==> flow/design.v (excerpt) <==
module top #(
    parameter integer WIDTH = 16,
    parameter integer NUM_NEURONS_LAYER_1 = 4,
    parameter integer NUM_NEURONS_LAYER_2 = 3
)(
    input  logic clk,
    input  logic rst,
    input  logic sclk,
    input  logic cs_n,
    input  logic mosi,
    output logic miso,
    input  logic signed [WIDTH-1:0] input_current,
    output logic [NUM_NEURONS_LAYER_2-1:0] spikes
);
For scale: ~5700 cells after synthesis, roughly 590 flip-flops, about 25 I/O pins, about 0.052 mm² of cells after synthesis.
make LEC_CHECK=0 CAP_MARGIN=20 CORE_MARGIN=2 CORE_UTILIZATION=71 SLEW_MARGIN=20 finish   # period 13.4 ns
run.sh (not shown) runs the stock make flow with config.mk's settings and CLKGATE_MAP_FILE=.
==> next run, changes <==
- CAP_MARGIN: 20 -> 40
- CORE_UTILIZATION: 71 -> 40
- HOLD_SLACK_MARGIN: unset -> -0.08
- clock period: 13.4 -> 14.0 ns (I/O delays scaled with it)
Effect: The changed run completed without violations. Clock-buffer cell count grows by 3. Worst setup slack gets better by 0.15 ns. Die area grows by 76%. First-iteration DRC count shrinks by 19%. Hold slack hardly moves. Non-clock buffer count grows by 8. Via count shrinks by about 4.6%. Flip-flop count does not change. Final cell count grows by about 11%. Maximum frequency shrinks by about 3.4%. Global-route usage shrinks by 19 points.
==> next run, changes <==
- CAP_MARGIN: 40 -> 20
- HOLD_SLACK_MARGIN: -0.08 -> unset
- clock period: 14.0 -> 13.4 ns (I/O delays scaled with it)
=>
- flip-flop count is unchanged
- worst setup slack degrades by 0.10 ns
- first-iteration DRC count is lower by 3.3%
- utilization went down by 0.18 points
- design area came out lower by 0.41%
- non-clock buffer count increases by 16
- via count fell by 0.50%
- maximum frequency goes up by 4.0%
- wire length climbs by 0.53%
==> next run, changes <==
- ABC_AREA: unset -> 1
- CORE_UTILIZATION: 40 -> 72
- clock period: 13.4 -> 10.4 ns (I/O delays scaled with it)
Result: Now the flow reached the layout checks and failed them: setup timing. Count of clock-buffer cells in the layout fell by 1. Final area went up by a few percent. Worst hold slack is better by 0.0048 ns. First-iteration DRC count increases to 2.7 times its value. Routed wire length goes up by a quarter to a third. Register-to-register slack got worse by 3.4 ns. Worst setup slack loses 3.4 ns. Synthesized cell count rises by a quarter to a third.
==> next run, changes <==
- ABC_AREA: 1 -> 0
- CAP_MARGIN: 20 -> 15
- CELL_PAD_IN_SITES_GLOBAL_PLACEMENT: unset -> 0
- CORE_ASPECT_RATIO: unset -> 0.9
- CORE_UTILIZATION: 72 -> 51
- GPL_ROUTABILITY_DRIVEN: unset -> 0
- PLACE_DENSITY_LB_ADDON: unset -> 0.11
- TNS_END_PERCENT: unset -> 45
- clock period: 10.4 -> 16.3 ns (I/O delays scaled with it)
What happened:
- The changed run ran to the end with no violations
- worst setup slack gets better by 3.9 ns
- via count fell by a quarter to a third
- clock-buffer cell count rose by 9
- hold slack hardly moves
- cell count shrinks by about a fifth
- routed wire length came out lower by a quarter to a third
- synthesized area climbs slightly
==> next run, changes <==
- ABC_AREA: 0 -> unset
- CAP_MARGIN: 15 -> 20
- CELL_PAD_IN_SITES_GLOBAL_PLACEMENT: 0 -> unset
- CORE_ASPECT_RATIO: 0.9 -> unset
- CORE_UTILIZATION: 51 -> 72
- GPL_ROUTABILITY_DRIVEN: 0 -> unset
- PLACE_DENSITY_LB_ADDON: 0.11 -> 0.0
- SETUP_SLACK_MARGIN: unset -> 1.2
- TNS_END_PERCENT: 45 -> unset
- clock period: 16.3 -> 11.3 ns (I/O delays scaled with it)
=> This time the run finished but failed the layout checks on capacitance limit, slew limit, setup timing; worst hold slack is worse by 0.011 ns; design area goes up by 11%; critical path depth went down by 4; setup slack loses 3.3 ns; wire length went up by 36%; maximum frequency rises by 13%; die size falls by 29%.

========
Setup of run 1:
top again, from the RTL that the note above started with.
==> flow/config.mk <==
export PLATFORM = sky130hd
export DESIGN_NAME = top
export DESIGN_NICKNAME = top
export VERILOG_FILES = /design/flow/design.v
export SDC_FILE = /design/flow/constraint.sdc
export NUM_CORES = 4
export LEC_CHECK = 0
export ABC_AREA = 1
export CAP_MARGIN = 20
export CORE_MARGIN = 2
export CORE_UTILIZATION = 40
export GPL_ROUTABILITY_DRIVEN = 0
export PLACE_DENSITY_LB_ADDON = 0.27
export SLEW_MARGIN = 20
==> flow/constraint.sdc <==
create_clock -name core_clock -period 14.0 [get_ports {clk}]
set_input_delay 2.8000 -clock core_clock [delete_from_list [all_inputs] [get_ports {clk}]]
set_output_delay 2.8000 -clock core_clock [all_outputs]
set_load 0.01 [all_outputs]
### run 1 -> run 2
Settings: CTS_CLUSTER_DIAMETER newly set to 225; CTS_CLUSTER_SIZE newly set to 73; GPL_ROUTABILITY_DRIVEN removed (was 0); PLACE_DENSITY_LB_ADDON changed from 0.27 to 0.26; MAX_ROUTING_LAYER newly set to met4; CORE_UTILIZATION changed from 40 to 72; SETUP_SLACK_MARGIN newly set to -0.7; the clock period (ns, I/O delays scaled along) changed from 14.0 to 9.97.
Flow for run 2 halted at global routing, error code ODB-0269. Run 2 vs run 1 — chip width dropped by more than a quarter. Starting density of the core on run 2 is up relative to run 1. Between run 1 and run 2, the flow reports sum of net half-perimeters after detailed placement increasing by a few percent. The lower die area of run 2 and run 1 is in run 2. The count of buffers added by post-CTS timing repair for setup in run 2 sits 82 above the value recorded for run 1. | yosys-reported design area after synthesis | run 2 vs run 1 | ≈ equal |.
Input changes introduced in run 3 (baseline for comparison: run 2):
Settings: swapping -0.7 for 2.46 in SETUP_SLACK_MARGIN; swapping 73 for 77 in CTS_CLUSTER_SIZE; swapping 72 for 66 in CORE_UTILIZATION; clearing CTS_CLUSTER_DIAMETER, which used to be 225; clearing PLACE_DENSITY_LB_ADDON, which used to be 0.26; clearing MAX_ROUTING_LAYER, which used to be met4; swapping 9.97 for 8.29 in the clock period (ns, I/O delays scaled along).
==> comparison <==
- What the final checks of run 3 revealed, after a flow that finished every stage, was a layout that fails on setup timing.
- Run 3 vs run 2: routability-driven placement congestion ratio down by a few percent
- When run 3 is measured against run 2, its row count turns out about 5% higher.
- Run 3 -> run 2: count of library flops with an enable pin flat
- Die width (lower): run 2
- Run 3 vs run 2: post-placement cell area up by a few percent
- In the metrics for run 2 and run 3, the one carrying the lower core utilization before placement is run 3.
- Going from run 2 to run 3, die area grows by 9.0%.
- Reported for run 2 and run 3, number of nets in the synthesized netlist turned out identical to the last digit.
Relative to run 3, the following input files were edited for run 4:
Settings: a deleted CTS_CLUSTER_SIZE that had been 77; a change of CORE_UTILIZATION from 66 to 70; a change of the clock period (ns, I/O delays scaled along) from 8.29 to 13.0.
==> comparison <==
Sort run 4 and run 3 by tapcell count, descending, and run 3 comes first.
Run 4: flow complete, layout not clean; failing: setup timing
Run 3: all stages done; final checks FAILED (setup timing).
Relative to run 3, final cell count has gone down in run 4.
Re core utilization: run 4 is 4.6 points down on run 3.
Worst setup path startpoint = spi_inst.addr[4]: run 4; worst setup path startpoint = spi_inst.addr[7]: run 3
Run 4 against run 3; total number of vias is down by a little under 10%.
#### Input delta (run 5 over run 4)
Settings: changing CORE_UTILIZATION from 70 to 72; changing SETUP_SLACK_MARGIN from 2.46 to -0.83; setting PLACE_DENSITY to 0.36 for the first time; changing the clock period (ns, I/O delays scaled along) from 13.0 to 9.1.
[summary]
Run 5 did not finish: a tool error stopped it during global routing.
Of run 5 and run 4, the lower number of buffers inserted to repair setup after CTS belongs to run 5.
Diff run 5..run 4 | xor and xnor area share after synthesis | unchanged
| total cell area at the placement stage | run 5 vs run 4 | 12% higher |
The half-perimeter wire length after detailed placement number comes out higher for run 5 vs run 4.
Delta (run 5 minus run 4): share of the core filled by cells before placement rose 2.5 points, number of placed instances, taps included rose 10%.
